lagoon:
// bicubic
module bicubic(clk, rst, act, in, out_0, out_1, out_2, out_3);
clock: 4.39 ns
lec_check: 0
abc_area: 1
cap_margin: 5
core_margin: 2
core_utilization: 72
cts_cluster_diameter: 201
cts_cluster_size: 72
setup_slack_margin: 1.29
slew_margin: 20
run.sh (not shown) runs the stock make flow with config.mk's settings and CLKGATE_MAP_FILE=.
lagoon did not make it past global routing (5_1_grt), where a tool error ended it.
[inputs] tundra vs lagoon
- SETUP_SLACK_MARGIN no longer set, was 1.29
- CAP_MARGIN now 20, was 5
- ABC_AREA no longer set, was 1
- CTS_CLUSTER_DIAMETER no longer set, was 201
- CTS_CLUSTER_SIZE no longer set, was 72
- CORE_UTILIZATION now 40, was 72
- the clock period (ns, I/O delays scaled along) now 7.29, was 4.39
Notes after the runs:
Delta (tundra minus lagoon): placed instance area now smaller; cell resize tally after clock tree synthesis saw a decrease; number of nets in the synthesized netlist decreased 898; synthesized cell count shows a reduction of 898. Diff lagoon -> tundra: cell row count went up; final RePlAce weighted congestion lost about 10%. Having completed the whole flow, tundra delivered a layout that passed the timing, design-rule and antenna checks. Tool error GRT-0232 stopped lagoon during global routing (5_1_grt); no final results.
The following lists how violet was set up differently from tundra:
- PLACE_DENSITY newly set to 0.38
- ABC_AREA newly set to 1
- CORE_UTILIZATION changed from 40 to 72
- CTS_CLUSTER_SIZE newly set to 100
- the clock period (ns, I/O delays scaled along) changed from 7.29 to 4.26
--- outcome ---
Flow for violet halted at global routing (5_1_grt), error code GRT-0232. The run showing the smaller post-synthesis average cell area is violet. Die outline area delta for violet relative to tundra: about 40% lower. Going from tundra to violet, sequential cell area fraction in the yosys report lost 1.8 points, area after synthesis picked up an extra 4.2%. From tundra to violet the numbers moved as follows: y dimension of the die fell by 85 um; post-synthesis chip area from yosys rose by 2100 sq um; core utilization before placement rose by 32 points; placed instance count rose by about 15%; synthesized cell count rose by 20%. Compared with tundra, violet shows a share of synthesized cell area in and-or and or-and compound cells that is 0.22 points higher.
The following lists how harbor was set up differently from violet:
- a deleted CTS_CLUSTER_SIZE that had been 100
- a deleted ABC_AREA that had been 1
- a deleted PLACE_DENSITY that had been 0.38
- a change of CAP_MARGIN from 20 to 10
- a change of the clock period (ns, I/O delays scaled along) from 4.26 to 5.24
--- outcome ---
- Of violet and harbor, none finishes clean.
- violet: GRT-0232 in global routing (5_1_grt) -> run aborted
- Count of input and output buffers of harbor is on par with violet.
- In harbor the last weighted congestion value of the routability-driven placer turned out 0.078 lower than in violet.
- Relative to violet, the core box area measured on harbor has decreased by a few percent.
- harbor against violet: number of instances resized during post-cts repair saw a decrease; total cell area reported by yosys after synthesis went down by 4.1%.


Setup of run 1:
bicubic again, from the RTL that the note above started with.
clock: 10.0 ns
lec_check: 0
cap_margin: 20
cell_pad_in_sites_global_placement: 1
core_margin: 2
core_utilization: 40
cts_cluster_size: 28
slew_margin: 20
Run 1: flow completed, timing, DRC and antenna clean
--- input diff run 1..run 2 ---
# run 1
export LEC_CHECK = 0
export CAP_MARGIN = 20
export CELL_PAD_IN_SITES_GLOBAL_PLACEMENT = 1
export CORE_MARGIN = 2
export CORE_UTILIZATION = 40
export CTS_CLUSTER_SIZE = 28
export SLEW_MARGIN = 20
create_clock -name core_clock -period 10.0 [get_ports {clk}]
# run 2
export LEC_CHECK = 0
export CAP_MARGIN = 5
export CORE_MARGIN = 2
export CORE_UTILIZATION = 72
export CTS_CLUSTER_SIZE = 14
export SLEW_MARGIN = 20
create_clock -name core_clock -period 5.01 [get_ports {clk}]
==> results <==
Against run 1, run 2 reports a total routed wirelength that is higher. Run 1 → run 2: count of buffering cells on the critical path with inverters included rose by 5, detailed-routing iteration count for the pre-antenna-repair pass rose by 3, worst reg2reg path depth rose by 6. Run 2 had finished all stages when the layout checks came back failing, citing negative setup slack.
> inputs changed (run 2 -> run 3)
# run 2
export LEC_CHECK = 0
export CAP_MARGIN = 5
export CORE_MARGIN = 2
export CORE_UTILIZATION = 72
export CTS_CLUSTER_SIZE = 14
export SLEW_MARGIN = 20
create_clock -name core_clock -period 5.01 [get_ports {clk}]
# run 3
export LEC_CHECK = 0
export ABC_AREA = 1
export CAP_MARGIN = 10
export CORE_MARGIN = 2
export CORE_UTILIZATION = 72
export CTS_CLUSTER_SIZE = 74
export SLEW_MARGIN = 20
create_clock -name core_clock -period 4.59 [get_ports {clk}]
--- outcome ---
- Seen in the log of run 3: GRT-0232 during 5_1_grt, after which the run never completed.
- Synthesized cell count in run 3 vs run 2: up 898
- Run 2 → run 3: proportion of synthesized area in mux cells now sits lower, floorplan row count rose 3.
- Going from run 2 to run 3, adder-cell area share of the yosys netlist saw a decrease; total cell area reported by yosys after synthesis saw an increase; die area saw an increase.
[inputs] run 4 vs run 3
# run 3
export LEC_CHECK = 0
export ABC_AREA = 1
export CAP_MARGIN = 10
export CORE_MARGIN = 2
export CORE_UTILIZATION = 72
export CTS_CLUSTER_SIZE = 74
export SLEW_MARGIN = 20
create_clock -name core_clock -period 4.59 [get_ports {clk}]
# run 4
export LEC_CHECK = 0
export ABC_AREA = 1
export CAP_MARGIN = 20
export CORE_MARGIN = 2
export CORE_UTILIZATION = 72
export CTS_CLUSTER_DIAMETER = 395
export SLEW_MARGIN = 20
create_clock -name core_clock -period 2.58 [get_ports {clk}]
Findings:
From run 4 to run 3, number of cell instances after yosys synthesis did not move at all. No final results exist for run 4, since it was stopped by error DPL-0038 during 4_1_cts. Die footprint: run 3 vs run 4 identical. Re instance area at placement: run 4 and run 3 aren't equal, and the higher value belongs to run 4. Going from run 3 to run 4, last weighted congestion value of the routability-driven placer grows by 2.5%.
The following lists how run 5 was set up differently from run 4:
# run 4
export LEC_CHECK = 0
export ABC_AREA = 1
export CAP_MARGIN = 20
export CORE_MARGIN = 2
export CORE_UTILIZATION = 72
export CTS_CLUSTER_DIAMETER = 395
export SLEW_MARGIN = 20
create_clock -name core_clock -period 2.58 [get_ports {clk}]
# run 5
export LEC_CHECK = 0
export ABC_AREA = 1
export CAP_MARGIN = 20
export CORE_ASPECT_RATIO = 0.72
export CORE_MARGIN = 2
export CORE_UTILIZATION = 72
export CTS_CLUSTER_DIAMETER = 395
export CTS_CLUSTER_SIZE = 94
export PLACE_DENSITY_LB_ADDON = 0.0
export SETUP_SLACK_MARGIN = 0.75
export SLEW_MARGIN = 20
export TNS_END_PERCENT = 5
create_clock -name core_clock -period 2.58 [get_ports {clk}]
Findings:
- Tool error GRT-0116 stopped run 5 during 5_1_grt; no final results.
- Compared with run 4, in run 5 post-detailed-placement half-perimeter wirelength picked up an extra about 2%, placeable core region decreased 1.1%, pre-placement core utilization went up, chip area line of the yosys report comparable, post-synthesis share of cell area spent on and-or and or-and gates shows no meaningful change.
